## CPU
module CPU(
				clk,
			  rst_n,
		   IO_stall,
         awid_m_inf,
       awaddr_m_inf,
       awsize_m_inf,
      awburst_m_inf,
        awlen_m_inf,
      awvalid_m_inf,
      awready_m_inf,
        wdata_m_inf,
        wlast_m_inf,
       wvalid_m_inf,
       wready_m_inf,
          bid_m_inf,
        bresp_m_inf,
       bvalid_m_inf,
       bready_m_inf,
         arid_m_inf,
       araddr_m_inf,
        arlen_m_inf,
       arsize_m_inf,
      arburst_m_inf,
      arvalid_m_inf,
      arready_m_inf, 
          rid_m_inf,
        rdata_m_inf,
        rresp_m_inf,
        rlast_m_inf,
       rvalid_m_inf,
       rready_m_inf 
);
For scale: roughly 3,100 cells after synthesis, about 230 I/O pins, about 0.029 sq mm of cells after synthesis.
make LEC_CHECK=0 CAP_MARGIN=5 CORE_MARGIN=2 CORE_UTILIZATION=72 CTS_CLUSTER_DIAMETER=231 CTS_CLUSTER_SIZE=15 SETUP_SLACK_MARGIN=1.03 SLEW_MARGIN=20 TNS_END_PERCENT=5 finish   # period 4.08 ns
run.sh (not shown) runs the stock make flow with config.mk's settings and CLKGATE_MAP_FILE=.
The first run finished but fails on setup timing.
==> next run, changes <==
- CAP_MARGIN: 5 -> 20
- CORE_UTILIZATION: 72 -> 40
- CTS_CLUSTER_DIAMETER: 231 -> not set
- CTS_CLUSTER_SIZE: 15 -> not set
- SETUP_SLACK_MARGIN: 1.03 -> not set
- TNS_END_PERCENT: 5 -> not set
- clock period: 4.08 -> 5.88 ns (I/O delays scaled with it)
After rerunning: The new run produced a clean layout; hold slack improved by 0.16 ns; setup slack improved by 1.4 ns; synthesized cell count is unchanged; synthesized area stays the same; register-to-register slack improved by 1.4 ns; clock power came out lower by 7.4%; critical path depth stays the same; sequential share of layout area came out higher by 0.74 points; cell area came out lower by 2.4%.
==> next run, changes <==
- CORE_UTILIZATION: 40 -> 44
Effect: Utilization rose by 4.8 points; via count increases by 2.6%; sequential power hardly moves; design area rises by about 0.3%; synthesized cell count stays the same; setup slack gets better by 0.085 ns; power climbs by 3.3%; worst hold slack improves by 0.014 ns; register-to-register slack improved by 0.08 ns.
==> next run, changes <==
- CORE_UTILIZATION: 44 -> 64
- clock period: 5.88 -> 4.06 ns (I/O delays scaled with it)
Effect: The new run completed, yet does not pass: setup timing; cell area came out higher by 3.8%; wire length came out higher by 4.4%; via count came out higher by 7.5%; worst hold slack gets worse by 0.18 ns; clock skew came out lower by 0.0064 ns; maximum frequency came out higher by 9.6%; clock power came out higher by 42%; synthesized cell count stays the same; critical path depth came out higher by 2; area after synthesis does not change; final cell count came out lower by 2.9%.


## cedar
Starting RTL as in the previous note.
==> flow/config.mk <==
export PLATFORM = sky130hd
export DESIGN_NAME = CPU
export DESIGN_NICKNAME = CPU
export VERILOG_FILES = /design/flow/design.v
export SDC_FILE = /design/flow/constraint.sdc
export NUM_CORES = 4
export LEC_CHECK = 0
export CAP_MARGIN = 25
export CELL_PAD_IN_SITES_DETAIL_PLACEMENT = 2
export CELL_PAD_IN_SITES_GLOBAL_PLACEMENT = 2
export CORE_MARGIN = 2
export CORE_UTILIZATION = 68
export CTS_CLUSTER_SIZE = 99
export GPL_ROUTABILITY_DRIVEN = 0
export GPL_TIMING_DRIVEN = 0
export MAX_ROUTING_LAYER = met5
export PLACE_DENSITY = 0.57
export SLEW_MARGIN = 35
export TNS_END_PERCENT = 45
==> flow/constraint.sdc <==
create_clock -name core_clock -period 5.87 [get_ports {clk}]
set_input_delay 1.1740 -clock core_clock [delete_from_list [all_inputs] [get_ports {clk}]]
set_output_delay 1.1740 -clock core_clock [all_outputs]
set_load 0.01 [all_outputs]
cedar never completed; the flow aborted with a tool error in global placement without I/O (3_1_place_gp_skip_io).
What harbor does differently from cedar at the input level:
- MAX_ROUTING_LAYER removed (was met5)
- SLEW_MARGIN changed from 35 to 20
- CELL_PAD_IN_SITES_GLOBAL_PLACEMENT removed (was 2)
- GPL_ROUTABILITY_DRIVEN removed (was 0)
- CELL_PAD_IN_SITES_DETAIL_PLACEMENT removed (was 2)
- PLACE_DENSITY removed (was 0.57)
- CORE_UTILIZATION changed from 68 to 59
- TNS_END_PERCENT removed (was 45)
- CAP_MARGIN changed from 25 to 20
- GPL_TIMING_DRIVEN removed (was 0)
- CTS_CLUSTER_SIZE removed (was 99)
- the clock period (ns, I/O delays scaled along) changed from 5.87 to 4.08
### Flow results
From harbor to cedar, number of instances in the synthesized netlist did not move at all.
Area share of fa/ha/maj cells after synthesis: harbor vs cedar identical
harbor vs. cedar: overall die height increased 7.2%, netlist area before placement essentially unchanged, core outline area increased 15%.
Where die area is concerned, cedar is better than harbor.
Going from cedar to harbor, die width grows by 7.2%.
Complete run, failing final checks: harbor, reason setup timing.
Between cedar and harbor, the initial core utilization is lower for harbor.
[inputs] tundra vs harbor
- an added PLACE_DENSITY of 0.67
- an added TNS_END_PERCENT of 5
- a change of CORE_UTILIZATION from 59 to 72
- a change of the clock period (ns, I/O delays scaled along) from 4.08 to 4.06
### Flow results
- Status tundra: flow complete, layout not clean - setup timing
- harbor: complete, dirty (setup timing)
- Non-clock buffer contribution to total cell area in tundra is 0.93 points below harbor.
- Max-slew violation count: harbor vs tundra identical
- Compared with harbor, in tundra fmax shrank by 0.64%, clock buffer instance count of the final layout shrank by 1, critical path depth held steady, relative area change from synthesis to final layout shrank by 2.7 points.
Here is what was changed in the inputs of fjord compared with tundra.
- a deleted TNS_END_PERCENT that had been 5
- an added CTS_CLUSTER_SIZE of 33
Findings:
- fjord had finished all stages when the layout checks came back failing, citing setup timing.
- Lower transition time of the tightest slew-check pin was reported by fjord, not tundra.
- Between tundra and fjord, the flow reports wire length of the first global-routing pass decreasing slightly.
- fjord and tundra ended up with nearly the same clock transition at the registers of the reported paths.
- In fjord relative to tundra, placed wire-length estimate had gone down slightly.
- On total non-filler cell area in the finished layout, the lower figure sits with tundra, not fjord.
- fjord: fraction of met3 tracks used by global routing is 1.5 points lower than what tundra reported.
- Relative to tundra, wire length on met1 increased by 470 microns in fjord.


## run 1
CPU again, from the RTL that the note above started with.
Settings: LEC_CHECK=0, CAP_MARGIN=20, CORE_MARGIN=2, CORE_UTILIZATION=72, CTS_CLUSTER_DIAMETER=29, CTS_CLUSTER_SIZE=48, PLACE_DENSITY_LB_ADDON=0.26, SETUP_SLACK_MARGIN=1.31, SLEW_MARGIN=20; clock period 5.41 ns.
Run 1 had finished all stages when the layout checks came back failing, citing negative setup slack.
Inputs modified between run 1 and run 2:
- SETUP_SLACK_MARGIN now 0.81, was 1.31
- CTS_CLUSTER_DIAMETER now 30, was 29
- the clock period (ns, I/O delays scaled along) now 3.27, was 5.41
[summary]
Relative to run 1, final weighted congestion of routability-driven global placement has increased by about 5.7% in run 2. Diff run 2..run 1 | combined area of all synthesized cells | unchanged. Run 1 -> run 2: number of instances resized during post-cts repair increased by more than 100%. Taking run 1 as the reference, in run 2 area reported by Yosys stat ~0 delta, synthesized cell count held, worst slack after detailed placement saw a decrease. Of run 2 and run 1, it is run 2 that has the higher area after detailed placement. Run 2 never completed, since it errored out during global routing. Adder-cell share of the synthesized area: run 2 vs run 1 identical. From run 2 to run 1, number of rows in the core area did not move at all. Summary of run 2 over run 1: count of boundary I/O pins held; CTS buffer count went down about 5.6%.
diff inputs: run 2 => run 3
- CTS_CLUSTER_SIZE: 48 -> unset
- SETUP_SLACK_MARGIN: 0.81 -> unset
- PLACE_DENSITY: unset -> 0.4
- CTS_CLUSTER_DIAMETER: 30 -> 391
- PLACE_DENSITY_LB_ADDON: 0.26 -> unset
- the clock period (ns, I/O delays scaled along): 3.27 -> 3.79
Results
As far as number of buffers added to fix hold violations after cts goes, run 2 and run 3 are indistinguishable; the numbers are identical. STATUS run=run 3 STAGES=ALL_DONE FINAL_CHECKS=FAILED CAUSE=negative setup slack. [compare] base=run 2 new=run 3: number of buffers created by CTS lower, count of buffers added by post-CTS timing repair for setup now smaller, detailed placer's ending HPWL went down by 2.7%, depth of the CTS H-tree has decreased, final weighted congestion in routability-driven placement dropped 2.7%. Compared to run 2, run 3 has pre-CTS setup slack 0.56 ns higher. In run 3, the cell area after placement came out 2.0% below the value in run 2. Between run 2 and run 3, number of placed instances, taps included is higher for run 2, run 3 comes in under that.
#### Input delta (run 4 over run 3)
- CTS_CLUSTER_DIAMETER no longer set, was 391
- PLACE_DENSITY no longer set, was 0.4
- CORE_UTILIZATION now 40, was 72
- SETUP_SLACK_MARGIN now 0.65, previously not set
- the clock period (ns, I/O delays scaled along) now 5.88, was 3.79
--- outcome ---
The multi-input logic portion of the cell area was comparable across run 4 and run 3.
For the number of resized instances in the post-cts repair step, run 4 came in about 56% lower than run 3 did.
Run 4: full flow OK, the timing, design-rule and antenna checks passed
On run 4: non-clock buffer count is 35% lower than what run 3 gave.
Synthesis-to-layout area growth in run 4 is 1.4 points below run 3.
Looking at power dissipated in the clock network, run 4 sits about 26% lower than run 3 does.
Between run 4 and run 3, it is run 4 whose number of clock buffers in the layout is higher, by 11%.
## Diff of input files: run 5 against run 4
- setting CTS_CLUSTER_SIZE to 22 for the first time
- changing CORE_UTILIZATION from 40 to 66
- removing SETUP_SLACK_MARGIN (formerly 0.65)
- setting ABC_AREA to 1 for the first time
- changing the clock period (ns, I/O delays scaled along) from 5.88 to 2.63
### Flow results
[run 5] flow finished | final checks: failed | reasons: negative setup slack
Diff run 4..run 5 | count of H-tree levels built during CTS | unchanged
On register-to-register slack: run 5 sits below run 4.
Run 5 vs. run 4: synthesis-to-finish area growth went up by 11 points.
The count of plain and timing-repair buffers in the layout in run 5 was higher than what run 4 gave.
In run 5, the measured slew at the worst slew-check pin came out 0.047 ns below the value in run 4.
The count of instances resized after the clock tree is built number comes out higher for run 5 vs run 4.
Count of placed standard cells in the final layout, fillers left out sits higher in run 5 than in run 4.
Comparing the two runs side by side, run 5 comes out behind run 4 on overall power of the completed layout.
Power and IR drop assume default switching activity.
